==> run a <==
==> flow/design.v <==
module adc_mul                   
(
    input  logic         clk_i,                                                
    input  logic         rst_i,                                                
    input  logic [11:0]  x_i,                                                  
    input  logic [11:0]  y_i,                                                  
    input  logic [11:0]  z_i,                                                  
    output logic [11:0]  fp_o                                                  
); 
    logic [31:0]    x_fp;                                                        
    logic [31:0]    y_fp;                                                        
    logic [31:0]    z_fp;                                                        
    logic [31:0]    mul_o_fp;                                                    
    logic [31:0]    div_o_fp;                                                    
    logic [31:0]    x_ffp;                                                       
    fixed_to_float converter1 (	
								.clk_i	    (clk_i) ,
								.rst_i	    (rst_i) ,
                                .fixed_in   (x_i)  ,
                                .float_out  (x_fp)  
                               );    
    fixed_to_float converter2 (
	 							.clk_i	    (clk_i) ,
								.rst_i	    (rst_i) ,
                                .fixed_in   (y_i)   ,
                                .float_out  (y_fp)  
                              );
    fixed_to_float converter3 (
	 							.clk_i      (clk_i) ,
								.rst_i		(rst_i) ,
                                .fixed_in   (z_i)   ,
                                .float_out  (z_fp)  
                              );
    qdiv_f div1 (
		.clk_i		    (clk_i)		    ,
		.rst_i			(rst_i)		    ,
        .a_i            (y_fp)          ,
        .b_i            (z_fp)          ,
        .result_o       (div_o_fp)
    );
    always_ff @( posedge clk_i or posedge rst_i ) begin 
        if(rst_i)begin
            x_ffp <= '0;
        end
        else  begin
            x_ffp <= x_fp;
        end
    end    
    qmul_f mul1 (
		.clk_i 	    	(clk_i)			,
		.rst_i   		(rst_i)		    ,
        .a_i            (x_ffp)         ,
        .b_i            (div_o_fp)      ,
        .result_o       (mul_o_fp)
    );
    float_to_fixed converter4 (	
								.clk_i 		    (clk_i)		     ,
								.rst_i			(rst_i)			 ,
                                .float_input    (mul_o_fp)       ,
                                .fixed_out      (fp_o)
                              );
endmodule
module fixed_to_float ( 
                            input  logic        clk_i       ,
                            input  logic        rst_i       ,
                            input  logic [11:0] fixed_in    ,                                    
                            output logic [31:0] float_out                                        
                      );
    logic [7:0]  exponent;                                                                       
    logic [22:0] mantissa;                                                                       
    logic [11:0] temp_fixed;                                                                     
    logic [4:0]  leading_zeros;                                                                  
    always_comb begin
        temp_fixed = 12'b0;         
        leading_zeros = 5'b0;
        exponent = 8'b0;
        mantissa = 23'b0;
        if (fixed_in == 12'b0) begin
            leading_zeros = 5'd12;                                                                 
        end else begin
    if (fixed_in[11:6] != 6'b000000) begin
        if (fixed_in[11:9] != 3'b000)
            leading_zeros = (fixed_in[11]) ? 5'd0 : (fixed_in[10]) ? 5'd1 : 5'd2;
        else
            leading_zeros = (fixed_in[8]) ? 5'd3 : (fixed_in[7]) ? 5'd4 : 5'd5;
    end else begin
        if (fixed_in[5:3] != 3'b000)
            leading_zeros = (fixed_in[5]) ? 5'd6 : (fixed_in[4]) ? 5'd7 : 5'd8;
        else
            leading_zeros = (fixed_in[2]) ? 5'd9 : (fixed_in[1]) ? 5'd10 : 5'd11;
    end
        end
        if (fixed_in != 0) begin
            exponent = 8'd127 + (5'd11 - leading_zeros);
            temp_fixed = fixed_in << leading_zeros;                                            
            mantissa = temp_fixed[10:0] << 23'd12;    
        end
    end
    always_ff @( posedge clk_i or posedge rst_i ) begin 
        if  (rst_i) begin
            float_out <= 32'b0;
        end
        else  begin
            float_out <=  {1'b0, exponent, mantissa};                                                   
        end
    end
endmodule
 module qdiv_f #(
    parameter I = 9,
    parameter F = 23,
    parameter bias = 8'd127
)
(
    input  logic             clk_i,
    input  logic             rst_i,
    input  logic [(I+F-1):0] a_i,                                                
    input  logic [(I+F-1):0] b_i,                                                
    output logic [(I+F-1):0] result_o                                            
);
    logic                 sign_a;
    logic   [(I-2):0]     exp_a;
    logic   [(F-1):0]     mant_a;
    logic   [F:0]         mant_a_extended;
    logic                 sign_b;
    logic   [(I-2):0]     exp_b;
    logic   [(F-1):0]     mant_b;
    logic   [F:0]         mant_b_extended;
    logic                 result_sign;
    logic   [(I-2):0]     exp_diff;
    logic   [(2*F)+1:0]   mant_quotient;                                         
    logic   [(F-1):0]     result_mant;
    logic   [(I-2):0]     result_exp;
    logic   [(I+F-1):0]   result;
    logic   [(I+F-1):0] zero_result, infinity_result, NaN;
    assign zero_result     = {result_sign, 31'b0};                               
    assign infinity_result = {result_sign, 8'b11111111, 23'b0};                  
    assign NaN             = 32'h7FC00000;                                       
    assign sign_a          = a_i[(I+F-1)];
    assign exp_a           = a_i[(I+F-2):F];
    assign mant_a          = a_i[(F-1):0];
    assign mant_a_extended = (exp_a == 0) ? {1'b0, mant_a} : {1'b1, mant_a};
    assign sign_b          = b_i[(I+F-1)];
    assign exp_b           = b_i[(I+F-2):F];
    assign mant_b          = b_i[(F-1):0];
    assign mant_b_extended = (exp_b == 0) ? {1'b0, mant_b} : {1'b1, mant_b};
    assign result_sign = sign_a ^ sign_b;
    always_comb begin
        exp_diff = '0;
        mant_quotient = '0;                                        
        result_mant = '0;
        result_exp = '0;
        if (exp_a == 0 && mant_a == 0 && exp_b == 0 && mant_b == 0) begin
            result = NaN;
        end else if (exp_a == 0 && mant_a == 0) begin
            result = zero_result;
        end else if (exp_b == 0 && mant_b == 0) begin
            result = infinity_result;
        end else if (exp_a == 8'b11111111 || exp_b == 8'b11111111) begin
            if (exp_a == 8'b11111111 && exp_b == 8'b11111111) begin
                result = NaN;                                                    
            end else begin
                result = infinity_result;                                        
            end
        end else begin
            exp_diff = exp_a - exp_b + bias;
            mant_quotient = {mant_a_extended, {(F+1){1'b0}}} / mant_b_extended;    
            if (mant_quotient[F+1]) begin
                result_mant = mant_quotient[F:1];                                
                result_exp = exp_diff;                                           
            end else begin
                result_mant = mant_quotient[F-1:0];                              
                result_exp = exp_diff - 8'd1;                                    
            end
            if (result_exp >= 8'b11111111) begin         
                result = infinity_result;                                        
            end else if (result_exp <= 0) begin     
                result = zero_result;                                            
            end else begin
                result = {result_sign, result_exp, result_mant};                 
            end
        end
    end
    always_ff @( posedge clk_i or posedge rst_i ) begin 
        if (rst_i) begin
            result_o    <=   '0;            
        end
        else begin
            result_o    <=   result;
        end
    end
endmodule
module qmul_f #(
    parameter I     = 9,                                                                                            
    parameter F     = 23,                                                                                           
    parameter bias  = 8'd127                                                                                           
)(
    input  logic             clk_i,                                                                                 
    input  logic             rst_i,
    input  logic [(I+F-1):0] a_i,                                                                                   
    input  logic [(I+F-1):0] b_i,                                                                                   
    output logic [(I+F-1):0] result_o                                                                               
);
    logic sign_a;
    logic [(I-2):0] exp_a;
    logic [(F-1):0] mant_a;
    logic [F:0]     mant_a_extended;
    logic sign_b;
    logic [(I-2):0] exp_b;
    logic [(F-1):0] mant_b;
    logic [F:0]     mant_b_extended;
    logic               result_sign;
    logic [(I-2):0]     exp_sum;                                                                                     
    logic [(F*2)+1:0]   mant_product;                                                                                
    logic [(F-1):0]     result_mant;
    logic [(I-2):0]     result_exp;
    logic [(I+F-1):0]   result;
    logic [(I+F-1):0] zero_result, infinity_result, NaN;
    assign zero_result     = {1'b0, {(I+F-1){1'b0}}};                                                                
    assign infinity_result = {1'b0, 8'b11111111, {F{1'b0}}};                                                        
    assign NaN             = {1'b0, 8'b11111111, 23'b10000000};                                                      
    assign sign_a          = a_i[(I+F-1)];
    assign exp_a           = a_i[(I+F-2):F];
    assign mant_a          = a_i[(F-1):0];
    assign mant_a_extended = (exp_a == 0) ? {1'b0, mant_a} : {1'b1, mant_a};                                         
    assign sign_b          = b_i[(I+F-1)];
    assign exp_b           = b_i[(I+F-2):F];
    assign mant_b          = b_i[(F-1):0];
    assign mant_b_extended = (exp_b == 0) ? {1'b0, mant_b} : {1'b1, mant_b};                                         
    assign result_sign = sign_a ^ sign_b;
    always_comb begin
        exp_sum = '0;
        mant_product = '0;
        result_mant = '0;
        result_exp = '0;
        if ((exp_a == 0 && mant_a == 0) || (exp_b == 0 && mant_b == 0)) begin
            result = zero_result;                                                                                    
        end 
        else if ((exp_a == 8'b11111111 && mant_a == 0) || (exp_b == 8'b11111111 && mant_b == 0)) begin
            result = infinity_result;                                                                                
        end 
        else if ((exp_a == 8'b11111111 && mant_a != 0) || (exp_b == 8'b11111111 && mant_b != 0)) begin
            result = NaN;                                                                                            
        end 
        else begin
            exp_sum = exp_a + exp_b - bias;
            mant_product = mant_a_extended * mant_b_extended;
            if (mant_product[(2*F) + 1]) begin
                result_mant = mant_product[(2*F):(F+1)];                                                               
                result_exp = exp_sum + 8'd1;                                                                            
            end 
            else begin
                result_mant = mant_product[(2*F)-1:F];                                                               
                result_exp = exp_sum;                                                                                
            end
            if (result_exp >= 8'b11111111) begin
                result = infinity_result;                                                                            
            end 
            else if (result_exp <= 0) begin
                result = zero_result;                                                                                
            end 
            else begin
                result = {result_sign, result_exp, result_mant};                                                     
            end
        end
    end
    always_ff @( posedge clk_i or posedge rst_i ) begin
        if (rst_i) 
            result_o    <=   '0;
        else
            result_o    <=   result;
    end 
endmodule
module float_to_fixed
(
    input   logic        clk_i,
    input   logic        rst_i,
    input   logic [31:0] float_input,                                                                         
    output  logic [11:0] fixed_out                                                                            
);
    logic        sign;
    logic [7:0]  exponent;
    logic [23:0] mantissa;
    logic [23:0] temp_fixed;                                                                                  
    logic [7:0]  exponent_bias;                                                                               
    logic [8:0]  actual_exponent;
    logic [11:0] fixed_output;
    always_comb begin
        actual_exponent = 9'b0;
        exponent_bias = 8'd127;
        sign        = float_input[31];                                                                      
        exponent    = float_input[30:23];
        mantissa    = {1'b1, float_input[22:0]};                                                              
        temp_fixed  = 24'b0;
        if (exponent < exponent_bias) begin
            fixed_output = 12'b0;
        end else if (exponent == 8'hFF) begin
            fixed_output = (float_input[22:0] == 23'b0) ? 12'b111111111111 : 12'b000000000000;                        
        end else begin
            actual_exponent = exponent - exponent_bias;
            if (actual_exponent < 0 && sign == 1'b1 ) begin                                                                   
                fixed_output = 12'b0;                                                                        
            end else if (actual_exponent >= 12) begin                                                        
                fixed_output    = 12'b111111111111;                                                             
            end else begin                                                                                   
                temp_fixed = mantissa >> (9'd23 - actual_exponent);                                          
                fixed_output = temp_fixed[11:0];                                                             
            end
        end
    end
    always_ff @( posedge clk_i or posedge rst_i ) begin
        if (rst_i) begin
            fixed_out     <=   12'b0;
        end
        else begin
            fixed_out     <=   fixed_output;
        end        
    end
endmodule
==> flow/run.sh <==
#!/bin/bash
# the make line also repeats each setting of config.mk as NAME=value (left out here)
make -C /OpenROAD-flow-scripts/flow DESIGN_CONFIG=/design/flow/config.mk WORK_HOME=/design/flow/orfs CLKGATE_MAP_FILE= finish
==> flow/config.mk <==
export PLATFORM = sky130hd
export DESIGN_NAME = adc_mul
export DESIGN_NICKNAME = adc_mul
export VERILOG_FILES = /design/flow/design.v
export SDC_FILE = /design/flow/constraint.sdc
export NUM_CORES = 4
export LEC_CHECK = 0
export ABC_AREA = 1
export CAP_MARGIN = 20
export CELL_PAD_IN_SITES_DETAIL_PLACEMENT = 1
export CORE_ASPECT_RATIO = 1.48
export CORE_MARGIN = 10
export CORE_UTILIZATION = 18
export GPL_ROUTABILITY_DRIVEN = 0
export GPL_TIMING_DRIVEN = 0
export PLACE_DENSITY_LB_ADDON = 0.06
export SETUP_SLACK_MARGIN = -2.0
export SLEW_MARGIN = 0
==> flow/constraint.sdc <==
create_clock -name core_clock -period 117.0 [get_ports {clk_i}]
set_input_delay 23.4000 -clock core_clock [delete_from_list [all_inputs] [get_ports {clk_i}]]
set_output_delay 23.4000 -clock core_clock [all_outputs]
set_load 0.01 [all_outputs]
==> inputs of run b, as changes to run a <==
CELL_PAD_IN_SITES_DETAIL_PLACEMENT = not set   (was 1)
CORE_ASPECT_RATIO = not set   (was 1.48)
CORE_MARGIN = 2   (was 10)
CORE_UTILIZATION = 58   (was 18)
GPL_ROUTABILITY_DRIVEN = not set   (was 0)
GPL_TIMING_DRIVEN = not set   (was 0)
PLACE_DENSITY_LB_ADDON = not set   (was 0.06)
SETUP_SLACK_MARGIN = not set   (was -2.0)
SLEW_MARGIN = 20   (was 0)
==> flow/constraint.sdc (replaced) <==
create_clock -name core_clock -period 77.7 [get_ports {clk_i}]
set_input_delay 15.5400 -clock core_clock [delete_from_list [all_inputs] [get_ports {clk_i}]]
set_output_delay 15.5400 -clock core_clock [all_outputs]
set_load 0.01 [all_outputs]
==> inputs of run c, as changes to run a <==
ABC_AREA = not set   (was 1)
CORE_ASPECT_RATIO = not set   (was 1.48)
CORE_MARGIN = 2   (was 10)
CORE_UTILIZATION = 40   (was 18)
GPL_ROUTABILITY_DRIVEN = not set   (was 0)
GPL_TIMING_DRIVEN = not set   (was 0)
HOLD_SLACK_MARGIN = 0.27   (was not set)
MIN_ROUTING_LAYER = met2   (was not set)
PLACE_DENSITY_LB_ADDON = not set   (was 0.06)
SETUP_SLACK_MARGIN = not set   (was -2.0)
SLEW_MARGIN = 20   (was 0)
TNS_END_PERCENT = 60   (was not set)
==> flow/constraint.sdc (replaced) <==
create_clock -name core_clock -period 95.0 [get_ports {clk_i}]
set_input_delay 19.0000 -clock core_clock [delete_from_list [all_inputs] [get_ports {clk_i}]]
set_output_delay 19.0000 -clock core_clock [all_outputs]
set_load 0.01 [all_outputs]
==> inputs of run d, as changes to run a <==
ABC_AREA = not set   (was 1)
CORE_MARGIN = 2   (was 10)
GPL_ROUTABILITY_DRIVEN = not set   (was 0)
==> flow/constraint.sdc (replaced) <==
create_clock -name core_clock -period 57.6 [get_ports {clk_i}]
set_input_delay 11.5200 -clock core_clock [delete_from_list [all_inputs] [get_ports {clk_i}]]
set_output_delay 11.5200 -clock core_clock [all_outputs]
set_load 0.01 [all_outputs]
==> results <==
- Run d completed, yet does not pass: setup timing. Run a ran to the end with no violations. Run c completed, yet does not pass: capacitance limit, slew limit. Run b finished with timing, DRC and antenna clean.
- In run c the synthesized cell count is lower than in run b, by 22%.
- In run d the sequential share of layout area is lower than in run c, by 0.25 points.
- Via count, highest first: run c, run b, run a, run d.
- First-iteration DRC count: run d < run a < run b < run c.
- Against run a, the hold slack of run c is lower by 0.0017 ns.
- In run c the clock-buffer cell count is higher than in run d, by 1.
- Against run d, the global-route usage of run c is higher by 29 points.
==> figures <==
| item | run b | run c | run d | run a |
|---|---|---|---|---|
| Result of the run | complete, no violations | finished with violations | finished with violations | complete, no violations |
| Violated checks | - | capacitance limit, slew limit | setup timing | - |
| Placed cell areas | 55100 µm² | 52800 µm² | 56500 µm² | 59500 µm² |
| Worst EP arrival | 72.23 ns | 91.60 ns | 102.06 ns | 106.98 ns |
| Most common cell in the synthesized netlist | nand2_1 | nor2_1 | nor2_1 | nand2_1 |
| Combined area of the multi-input logic cells | 43600 µm² | 45200 µm² | 44800 µm² | 42900 µm² |
| Critical path origin | converter2.float_out[24] | converter3.float_out[28] | converter3.float_out[12] | converter3.float_out[12] |
| Met3 global-route usage | 0.0263 | 0.569 | 0.00613 | 0.00474 |
| Mean cell area of the mapped netlist | 6.48 µm² | 7.69 µm² | 7.69 µm² | 6.48 µm² |
| Routed met3 length | 10300 µm | 76900 µm | 1490 µm | 1660 µm |
| Sum of negative setup slack | 0 ns | 0 ns | -294.37 ns | 0 ns |
| Final design instance area without fill | 57300 µm² | 56800 µm² | 59100 µm² | 60100 µm² |
| Number of standard cells reported by yosys | 8286 | 6465 | 6465 | 8286 |
| Avg Vias per Cell | 5.68 | 8.59 | 4.75 | 4.31 |


==> build 31 <==
// adc_mul: RTL as listed in full above, without the edits since
Settings: LEC_CHECK=0, ABC_AREA=1, CAP_MARGIN=20, CORE_MARGIN=2, CORE_UTILIZATION=72, CTS_CLUSTER_DIAMETER=89, MAX_ROUTING_LAYER=met4, PLACE_DENSITY=0.66, SLEW_MARGIN=20, TNS_END_PERCENT=5; clock period 63.5 ns.
run.sh (not shown) runs the stock make flow with config.mk's settings and CLKGATE_MAP_FILE=.
==> inputs of build 88, as changes to build 31 <==
==> flow/config.mk (replaced) <==
export PLATFORM = sky130hd
export DESIGN_NAME = adc_mul
export DESIGN_NICKNAME = adc_mul
export VERILOG_FILES = /design/flow/design.v
export SDC_FILE = /design/flow/constraint.sdc
export NUM_CORES = 4
export LEC_CHECK = 0
export ABC_AREA = 1
export CAP_MARGIN = 15
export CORE_MARGIN = 2
export CORE_UTILIZATION = 72
export CTS_CLUSTER_DIAMETER = 301
export CTS_CLUSTER_SIZE = 15
export SLEW_MARGIN = 20
==> flow/constraint.sdc (replaced) <==
create_clock -name core_clock -period 80.5 [get_ports {clk_i}]
set_input_delay 16.1000 -clock core_clock [delete_from_list [all_inputs] [get_ports {clk_i}]]
set_output_delay 16.1000 -clock core_clock [all_outputs]
set_load 0.01 [all_outputs]
==> inputs of build 87, as changes to build 31 <==
--- a/flow/config.mk
+++ b/flow/config.mk
@@ -10,7 +10,3 @@
 export CORE_MARGIN = 2
 export CORE_UTILIZATION = 72
-export CTS_CLUSTER_DIAMETER = 89
-export MAX_ROUTING_LAYER = met4
-export PLACE_DENSITY = 0.66
 export SLEW_MARGIN = 20
-export TNS_END_PERCENT = 5
==> flow/constraint.sdc (replaced) <==
create_clock -name core_clock -period 106.0 [get_ports {clk_i}]
set_input_delay 21.2000 -clock core_clock [delete_from_list [all_inputs] [get_ports {clk_i}]]
set_output_delay 21.2000 -clock core_clock [all_outputs]
set_load 0.01 [all_outputs]
==> notes <==
- Build 88 finished clean. Build 31 failed in 5_1_grt. Build 87 finished clean.
- Against build 88, the sequential share of layout area of build 87 is higher by 0.20 points.
- In build 87 the cell count is lower than in build 88, by 1.6%.
- In flip-flop count, build 87 and build 88 do not differ.
- In count of clock-buffer cells in the layout, build 88 and build 87 do not differ.
- In die size, build 87 and build 88 do not differ.
- Setup slack: build 88 is lower than build 87 (13 ns).
- Of build 87 and build 88, build 88 has the higher routed wire length (gap 8.0%, measured against build 88).
- Register-to-register slack: build 87 is higher than build 88 (13 ns).
==> figures <==
| metric | build 31 | build 87 | build 88 |
|---|---|---|---|
| Measured slew at the worst slew-check pin | - | 1.07 ns | 1.13 ns |
| Endpoint arrival time on the critical path | - | 86.97 ns | 74.83 ns |
| Post-cts repair resize count | 208 | 0 | 10 |
| Setup TNS | - | 0 ns | 0 ns |
| Startpoint type of the worst setup path | - | flop | flop |
| Setup crit end | - | div1.result_o[0] | div1.result_o[0] |
| Critical Path Slowest Stage Cell | - | nor2_1 | ha_1 |
| Worst min-delay path category | - | flop to flop | flop to flop |
| RePlAce Congestion | 1.09 | 1.01 | 1.02 |
| Logic area | - | 42900 sq um | 43500 sq um |
| Number of buffers other than clock buffers in the final layout | - | 85 | 212 |
| Outcome | aborted with a tool error | finished clean | finished clean |
| Last stage reached | 5_1_grt | - | - |
| Number of violations reported at the end of detailed-routing iteration 0 | - | 4706 | 5537 |
| Final core utilization | - | 0.740 | 0.763 |
| Final-layout non-clock buffer area share | - | 0.0139 | 0.0309 |
| Period minus WS final | - | 86.64 ns | 74.49 ns |
| Clock-cell share of area | - | 0.00987 | 0.0105 |
| Via density | - | 5.91 | 6.04 |
| Routed Antenna Nets | - | 0 | 0 |
